// packet_parser
module packet_parser (
	input  logic         clk,
	input  logic         rst_n,       
	input  logic         s_tvalid,
	input  logic [7:0]   s_tdata,
	input  logic         s_tlast,
	output logic         s_tready,
	output logic         m_tvalid,
	input  logic         m_tready,
	output logic [367:0] m_tdata
	);
export LEC_CHECK = 0
export ABC_AREA = 0
export CAP_MARGIN = 20
export CELL_PAD_IN_SITES_GLOBAL_PLACEMENT = 0
export CORE_MARGIN = 2
export CORE_UTILIZATION = 66
export CTS_CLUSTER_DIAMETER = 234
export SLEW_MARGIN = 20
export TNS_END_PERCENT = 95
create_clock -name core_clock -period 3.25 [get_ports {clk}]
run.sh (not shown) runs the stock make flow with config.mk's settings and CLKGATE_MAP_FILE=.
The starting point produced a layout that fails on negative setup slack.
Rerun with:
==> flow/config.mk (replaced) <==
export PLATFORM = sky130hd
export DESIGN_NAME = packet_parser
export DESIGN_NICKNAME = packet_parser
export VERILOG_FILES = /design/flow/design.v
export SDC_FILE = /design/flow/constraint.sdc
export NUM_CORES = 4
export LEC_CHECK = 0
export CAP_MARGIN = 40
export CORE_MARGIN = 2
export CORE_UTILIZATION = 72
export CTS_CLUSTER_SIZE = 17
export HOLD_SLACK_MARGIN = 0.29
export PLACE_DENSITY_LB_ADDON = 0.0
export SETUP_SLACK_MARGIN = 1.94
export SLEW_MARGIN = 35
==> flow/constraint.sdc (replaced) <==
create_clock -name core_clock -period 7.39 [get_ports {clk}]
set_input_delay 1.4780 -clock core_clock [delete_from_list [all_inputs] [get_ports {clk}]]
set_output_delay 1.4780 -clock core_clock [all_outputs]
set_load 0.01 [all_outputs]
Result: The changed run completed, yet does not pass: negative setup slack; area after synthesis does not change; critical path depth is lower by 2; final cell count is lower by 5.9%; die area is lower by 8.2%; worst setup slack gains 4.4 ns; clock skew stays flat; cell area is lower by 5.7%; maximum frequency is higher by 2.0%; core utilization is higher by 2.8 points; clock-buffer cell count is lower by 23.
Rerun with:
==> flow/config.mk (replaced) <==
export PLATFORM = sky130hd
export DESIGN_NAME = packet_parser
export DESIGN_NICKNAME = packet_parser
export VERILOG_FILES = /design/flow/design.v
export SDC_FILE = /design/flow/constraint.sdc
export NUM_CORES = 4
export LEC_CHECK = 0
export CAP_MARGIN = 20
export CORE_MARGIN = 2
export CORE_UTILIZATION = 51
export PLACE_DENSITY = 0.6
export SLEW_MARGIN = 20
==> flow/constraint.sdc (replaced) <==
create_clock -name core_clock -period 7.47 [get_ports {clk}]
set_input_delay 1.4940 -clock core_clock [delete_from_list [all_inputs] [get_ports {clk}]]
set_output_delay 1.4940 -clock core_clock [all_outputs]
set_load 0.01 [all_outputs]
Effect:
- The changed run finished with negative setup slack left
- wire length hardly moves
- cell count increases by 6.8%
- area after synthesis stays the same
- utilization decreases by 25 points
- design area climbs by 1.3%
- via count shrinks by 6.9%
- setup slack gains 0.16 ns
- first-iteration DRC count falls by 25%
- critical path depth climbs by 2
- worst hold slack stays flat
- power increases by 1.8%


Starting RTL as in the previous note.
Settings: LEC_CHECK=0, CAP_MARGIN=20, CORE_MARGIN=2, CORE_UTILIZATION=70, CTS_CLUSTER_DIAMETER=391, CTS_CLUSTER_SIZE=17, HOLD_SLACK_MARGIN=0.29, PLACE_DENSITY_LB_ADDON=0.0, SETUP_SLACK_MARGIN=1.97, SLEW_MARGIN=20, TNS_END_PERCENT=10; clock period 7.39 ns.
The first run produced a layout that fails on slew limit, setup timing.
==> next run, changes <==
Settings changed: ABC_AREA set to 0, CAP_MARGIN 20 to 40, CELL_PAD_IN_SITES_GLOBAL_PLACEMENT set to 0, CORE_ASPECT_RATIO set to 0.86, CORE_UTILIZATION 70 to 72, CTS_CLUSTER_DIAMETER 391 to 356, CTS_CLUSTER_SIZE 17 to 15, PLACE_DENSITY_LB_ADDON 0.0 to 0.02, SETUP_SLACK_MARGIN 1.97 to 1.92, SLEW_MARGIN 20 to 5, TNS_END_PERCENT 10 to 5.
The changed run finished but fails on setup timing.
Worst setup slack improves by 0.046 ns.
Synthesized cell count stays the same.
Final area climbs by about 1.3%.
Clock-buffer cell count climbs by 28.
Power climbs by 4.1%.


oak:
packet_parser again, from the RTL that the note above started with.
export LEC_CHECK = 0
export ABC_AREA = 1
export CAP_MARGIN = 20
export CORE_MARGIN = 2
export CORE_UTILIZATION = 62
export CTS_CLUSTER_DIAMETER = 372
export PLACE_DENSITY = 0.6
export SETUP_SLACK_MARGIN = 0.69
export SLEW_MARGIN = 20
create_clock -name core_clock -period 7.39 [get_ports {clk}]
oak: flow complete, layout not clean; failing: negative setup slack
diff inputs: oak => pine
Settings: an added CELL_PAD_IN_SITES_GLOBAL_PLACEMENT of 0; an added TNS_END_PERCENT of 50; a change of CORE_UTILIZATION from 62 to 28; a deleted CTS_CLUSTER_DIAMETER that had been 372; a deleted PLACE_DENSITY that had been 0.6; an added MAX_ROUTING_LAYER of met4; an added MIN_ROUTING_LAYER of met1; an added PLACE_DENSITY_LB_ADDON of 0.22; an added CORE_ASPECT_RATIO of 0.99; a change of CAP_MARGIN from 20 to 0; a deleted SETUP_SLACK_MARGIN that had been 0.69; a change of the clock period (ns, I/O delays scaled along) from 7.39 to 22.7.
Notes after the runs:
- pine did not stop at any stage, and its layout met the timing, design-rule and antenna checks.
- Measured against pine, the net switching power of oak comes out at 2.8 times the reference value.
- Comparing worst-case clock buffer depth for pine and oak, the bigger number came from pine.
- When pine is set beside oak, its sequential share of layout area turns out to be 0.64 points larger.
> inputs changed (pine -> birch)
Settings: CORE_ASPECT_RATIO: 0.99 -> unset; MIN_ROUTING_LAYER: met1 -> unset; TNS_END_PERCENT: 50 -> 95; CTS_CLUSTER_SIZE: unset -> 15; MAX_ROUTING_LAYER: met4 -> unset; SETUP_SLACK_MARGIN: unset -> 1.29; CTS_CLUSTER_DIAMETER: unset -> 162; CORE_UTILIZATION: 28 -> 70; SLEW_MARGIN: 20 -> 35; CAP_MARGIN: 0 -> 20; ABC_AREA: 1 -> 0; PLACE_DENSITY_LB_ADDON: 0.22 -> 0.02; the clock period (ns, I/O delays scaled along): 22.7 -> 8.1.
### Flow results
- No crash in birch: every stage finished, but the layout fails its final checks due to negative setup slack.
- In the metrics for birch and pine, the one carrying the higher portion of total power attributed to the clock network is birch.
- Taking pine as the reference, in birch design area down 3.3%, area after synthesis down about 2.5%, first-iteration DRC count up 36%.
- Going from pine to birch, logic share of the area grows by 2.6 points.
- Final critical-path share of the clock period (birch over pine): increase, 77 points
- birch vs pine — number of cells in Yosys stat dropped 1,824.
- Going from pine to birch, data arrival time at the worst-slack endpoint decreased by 3.74 ns relative to the old numbers, share of synthesized area occupied by flip-flops and latches went up 1.4 points, number of setup violations in the final report climbed 68.


== v24 ==
Starting RTL as in the previous note.
make LEC_CHECK=0 ABC_AREA=1 CAP_MARGIN=20 CELL_PAD_IN_SITES_DETAIL_PLACEMENT=0 CELL_PAD_IN_SITES_GLOBAL_PLACEMENT=2 CORE_ASPECT_RATIO=1.85 CORE_MARGIN=8 CORE_UTILIZATION=40 CTS_CLUSTER_DIAMETER=145 GPL_ROUTABILITY_DRIVEN=1 GPL_TIMING_DRIVEN=0 HOLD_SLACK_MARGIN=0.09 MIN_ROUTING_LAYER=met2 PLACE_DENSITY_LB_ADDON=0.03 SETUP_SLACK_MARGIN=-0.9 SLEW_MARGIN=20 TNS_END_PERCENT=5 finish   # period 13.5 ns
v24 completed end to end; final checks failed (setup timing).
### v24 -> v26
- removing GPL_ROUTABILITY_DRIVEN (formerly 1)
- removing CTS_CLUSTER_DIAMETER (formerly 145)
- removing CELL_PAD_IN_SITES_GLOBAL_PLACEMENT (formerly 2)
- removing GPL_TIMING_DRIVEN (formerly 0)
- removing CELL_PAD_IN_SITES_DETAIL_PLACEMENT (formerly 0)
- removing HOLD_SLACK_MARGIN (formerly 0.09)
- changing CORE_UTILIZATION from 40 to 62
- removing ABC_AREA (formerly 1)
- changing CORE_MARGIN from 8 to 2
- removing TNS_END_PERCENT (formerly 5)
- removing PLACE_DENSITY_LB_ADDON (formerly 0.03)
- removing SETUP_SLACK_MARGIN (formerly -0.9)
- removing CORE_ASPECT_RATIO (formerly 1.85)
- setting PLACE_DENSITY to 0.6 for the first time
- removing MIN_ROUTING_LAYER (formerly met2)
- changing the clock period (ns, I/O delays scaled along) from 13.5 to 7.39
v26 finished every stage; the final checks, however, were not passed, the failures being setup timing.
Looking at global-route wire length before repair across both flows, v26 is the stronger of the two, with v24 trailing.
Diff v24 -> v26: final core utilization up 27 points, reported combinational group power down about 36%.
Going from v24 to v26, total clock buffers created by CTS shrank by 1.6%; routed wire length shows a reduction of 140000 um.
From v24 to v26 the numbers moved as follows: layout-stage area growth over the synthesis result went up by 1.0 points, number of non-clock inverters in the layout fell 740, buffer and inverter count on the worst path went down by 3.
v26 vs v24, critical setup path kind: reg2reg vs in2reg
--- input diff v26..v38 ---
- SETUP_SLACK_MARGIN now 0.12, previously not set
- HOLD_SLACK_MARGIN now 0.29, previously not set
- CAP_MARGIN now 40, was 20
- TNS_END_PERCENT now 55, previously not set
- SLEW_MARGIN now 5, was 20
- CORE_ASPECT_RATIO now 0.86, previously not set
- PLACE_DENSITY_LB_ADDON now 0.02, previously not set
- ABC_AREA now 1, previously not set
- CTS_CLUSTER_SIZE now 15, previously not set
- CORE_UTILIZATION now 72, was 62
- PLACE_DENSITY no longer set, was 0.6
- CELL_PAD_IN_SITES_GLOBAL_PLACEMENT now 0, previously not set
- CTS_CLUSTER_DIAMETER now 356, previously not set
[summary]
- [v38] flow finished | final checks: failed | reasons: setup timing
- [compare] base=v26 new=v38: unique cell type count in the Yosys netlist went down by 35%; final setup TNS now larger; transition time at the pin with the least slew margin ~0 delta.
- Clock buffer count (v26 / v38): 1.9
- Re number of signal-net buffers in the layout: v26 was lower than v38.
- The post-synthesis share of cell area spent on and, or, nand and nor gates reported for v38 is greater than that of v26 by 5.1 points.
- The met3 layer wire length in the routed design number comes out higher for v38 vs v26.
- Number of logic inverters in the finished layout is higher on v38
Power is estimated from default activity; no workload was simulated.
